Setup of lane 1:
Design top, start of the top module:
module top(
        clk, reset, up, down, hsync, vsync, rgb, pmod_switch, pause_switch,
         MISO, SW, SS, MOSI, SCLK, LED, an, seg
    );
==> flow/config.mk <==
export PLATFORM = sky130hd
export DESIGN_NAME = top
export DESIGN_NICKNAME = top
export VERILOG_FILES = /design/flow/design.v
export SDC_FILE = /design/flow/constraint.sdc
export NUM_CORES = 4
export LEC_CHECK = 0
export CAP_MARGIN = 20
export CORE_MARGIN = 2
export CORE_UTILIZATION = 20
export MAX_ROUTING_LAYER = met4
export SLEW_MARGIN = 20
==> flow/constraint.sdc <==
create_clock -name core_clock -period 10.0 [get_ports {clk}]
set_input_delay 2.0000 -clock core_clock [delete_from_list [all_inputs] [get_ports {clk}]]
set_output_delay 2.0000 -clock core_clock [all_outputs]
set_load 0.01 [all_outputs]
run.sh (not shown) runs the stock make flow with config.mk's settings and CLKGATE_MAP_FILE=.
The following lists how lane 2 was set up differently from lane 1:
- a deleted MAX_ROUTING_LAYER that had been met4
- a change of CORE_UTILIZATION from 20 to 51
- a change of the clock period (ns, I/O delays scaled along) from 10.0 to 5.12
### Flow results
Lane 2 reports its critical path capture point as gs.r_dig2[3]$_SDFFE_PP0P_ while lane 1 reports LED[0].
Going from lane 1 to lane 2, post-route clock period utilization grows by 32 points.
Lane 1 has a higher met1 wire length than lane 2.
Comparing floorplan die area for lane 1 and lane 2, the bigger number came from lane 1.
For lane 3, these inputs were changed with respect to lane 2:
- an added CTS_CLUSTER_SIZE of 95
- a change of CORE_UTILIZATION from 51 to 50
- a change of the clock period (ns, I/O delays scaled along) from 5.12 to 6.15
Findings:
- As of lane 3, sum of met3 wire segment lengths after detailed routing had fallen by more than 10% compared to lane 2.
- Sequential share of layout area ended up 0.25 points higher on lane 3 than on lane 2.
- Taking lane 2 as the reference, in lane 3 sequential power now smaller; global-route usage now smaller.
- The maximum clock frequency of lane 3 is lower than that of lane 2.
- Looking at lane 2 and lane 3, the hold buffer count at cts is a wash.
- On total number of multi-input combinational cells, lane 2 and lane 3 are neck and neck.
- Lane 3 completed; timing, DRC and antenna clean
- Comparing lane 3 against lane 2, there is no change at all in simple-gate portion of the synthesized area.
- Against lane 2, lane 3 comes in 0.96 ns higher on reg2reg setup slack.
- Delta (lane 3 minus lane 2): die size moved up; relative contribution of combinational cells to total power moved up.
Relative to lane 3, the following input files were edited for lane 4:
- a deleted CTS_CLUSTER_SIZE that had been 95
- a change of CORE_UTILIZATION from 50 to 17
- a change of the clock period (ns, I/O delays scaled along) from 6.15 to 13.7
[summary]
- The last element of the critical path comes out rgb_reg[9]$_SDFFCE_PN0P_ in one run and LED[1] in the other, namely in lane 3 and lane 4 respectively.
- On total power: between lane 3 and lane 4, it ends up higher for lane 3.
- reg -> reg as the kind of critical path was reported by lane 3, and in -> out by lane 4.
- Lane 4 against lane 3: clock tree cell share of total cell area now sits lower, initial antenna violation count now sits higher, logic share of the area now sits lower, non-clock buffer count in the final layout now sits lower.
- Compared with lane 3, in lane 4 share of the clock period used by the worst path after layout went down 22 points; overall routed net length climbed 1300 um.

## build 48
top again, from the RTL that the note above started with.
clock: 7.53 ns
lec_check: 0
cap_margin: 35
cell_pad_in_sites_detail_placement: 0
core_margin: 2
core_utilization: 72
gpl_routability_driven: 0
gpl_timing_driven: 1
min_routing_layer: met1
place_density: 0.38
slew_margin: 0
> inputs changed (build 48 -> trial 13)
# build 48
export LEC_CHECK = 0
export CAP_MARGIN = 35
export CELL_PAD_IN_SITES_DETAIL_PLACEMENT = 0
export CORE_MARGIN = 2
export CORE_UTILIZATION = 72
export GPL_ROUTABILITY_DRIVEN = 0
export GPL_TIMING_DRIVEN = 1
export MIN_ROUTING_LAYER = met1
export PLACE_DENSITY = 0.38
export SLEW_MARGIN = 0
create_clock -name core_clock -period 7.53 [get_ports {clk}]
# trial 13
export LEC_CHECK = 0
export ABC_AREA = 1
export CAP_MARGIN = 20
export CORE_MARGIN = 2
export CORE_UTILIZATION = 72
export PLACE_DENSITY_LB_ADDON = 0.29
export SLEW_MARGIN = 20
create_clock -name core_clock -period 2.84 [get_ports {clk}]
- Mean cell area of the mapped netlist shrinks by more than 10% when moving from build 48 to trial 13.
- Reported for build 48 and trial 13, share of flip-flops with an asynchronous set or reset turned out identical to the last digit.
- Between trial 13 and build 48, it is trial 13 whose post-layout period usage of the worst path is higher, by 52 points.
- The number of clock buffer instances in the layout of trial 13 is higher than that of build 48.
- Final checks on trial 13, whose flow otherwise completed, came back failing, citing setup timing.
- The final reports for trial 13 and build 48 show clock skew higher in the former.
- | detailed-routed wire length on met3 | lower: build 48 |
- Post-synthesis chip area from yosys is higher on trial 13
- Going from build 48 to trial 13, routed wire length grew by more than 10%.
- NOTE: utilization in trial 13 exceeds that of build 48
- Looking only at cell-internal power, and setting everything else aside, the lower value of build 48 and trial 13 goes to build 48.
- Wire length of the first global-routing pass: trial 13 higher than build 48

== P ==
Starting RTL as in the previous note.
==> flow/design.v (excerpt) <==
module top(
        clk, reset, up, down, hsync, vsync, rgb, pmod_switch, pause_switch,
         MISO, SW, SS, MOSI, SCLK, LED, an, seg
    );
clock: 6.55 ns
lec_check: 0
cap_margin: 35
cell_pad_in_sites_detail_placement: 0
core_aspect_ratio: 0.9
core_margin: 2
core_utilization: 72
cts_cluster_size: 79
gpl_routability_driven: 0
gpl_timing_driven: 1
min_routing_layer: met1
place_density_lb_addon: 0.01
slew_margin: 0
tns_end_percent: 40
For Q, these inputs were changed with respect to P:
- a deleted CORE_ASPECT_RATIO that had been 0.9
- an added PLACE_DENSITY of 0.63
- a deleted CTS_CLUSTER_SIZE that had been 79
- a deleted PLACE_DENSITY_LB_ADDON that had been 0.01
- a deleted TNS_END_PERCENT that had been 40
- an added ABC_AREA of 1
- a change of the clock period (ns, I/O delays scaled along) from 6.55 to 2.95
[summary]
- Across Q and P, a clean result was obtained everywhere but in Q.
- Every stage of Q finished as expected; the final checks, on the other hand, flagged negative setup slack, which means the layout fails.
- Relative to P, global-route usage over all layers has gone up in Q.
- Per the comparison of Q with P, portion of the clock cycle consumed by the worst path in the final layout rose 33 points, total core area rose about 1.2%.
- Q against P: total power moved up; area of all placed cells without fillers shows an increase of about 6%; setup slack fell 2.10 ns.
Input-level comparison between R and Q:
- MIN_ROUTING_LAYER: met1 -> unset
- GPL_TIMING_DRIVEN: 1 -> unset
- CAP_MARGIN: 35 -> 20
- SLEW_MARGIN: 0 -> 20
- GPL_ROUTABILITY_DRIVEN: 0 -> unset
- SETUP_SLACK_MARGIN: unset -> 0.46
- PLACE_DENSITY: 0.63 -> unset
- CELL_PAD_IN_SITES_DETAIL_PLACEMENT: 0 -> unset
- the clock period (ns, I/O delays scaled along): 2.95 -> 3.11
Results
Per the final summary, R finished and its layout is clean on timing, DRC and antenna.
R against Q: stage delay of the slowest cell on the critical path moved up, met2 track demand over resource in global routing moved up.
Placed instance count is higher on Q
Diff Q -> R: maximum clock frequency rose 12 MHz, clock network power share rose 0.2 points.
> inputs changed (R -> S)
- clearing ABC_AREA, which used to be 1
- swapping 72 for 40 in CORE_UTILIZATION
- clearing SETUP_SLACK_MARGIN, which used to be 0.46
- swapping 3.11 for 5.12 in the clock period (ns, I/O delays scaled along)
==> comparison <==
S finished every stage and its layout cleared the timing, DRC and antenna checks.
The worst hold slack of S is lower than that of R.
Between S and R, it is S whose yosys synthesis chip area is lower, by 130 um2.
| area share of fa/ha/maj cells after synthesis | S vs R | 0.17 points higher |
S against R: layout overhead on the synthesized area fell 5.0 points; first-pass GRT wire length fell 7.0%; multi-input combinational area share rose 2.7 points; post-detailed-placement half-perimeter wirelength fell about 10%; last weighted congestion value of the routability-driven placer fell 0.11.
S reports a higher final critical-path setup slack than R does.
Across both runs, final routed wire length divided by cell count was lower for S than for R.
S ended with less power than R.
Power is estimated from default activity; no workload was simulated.
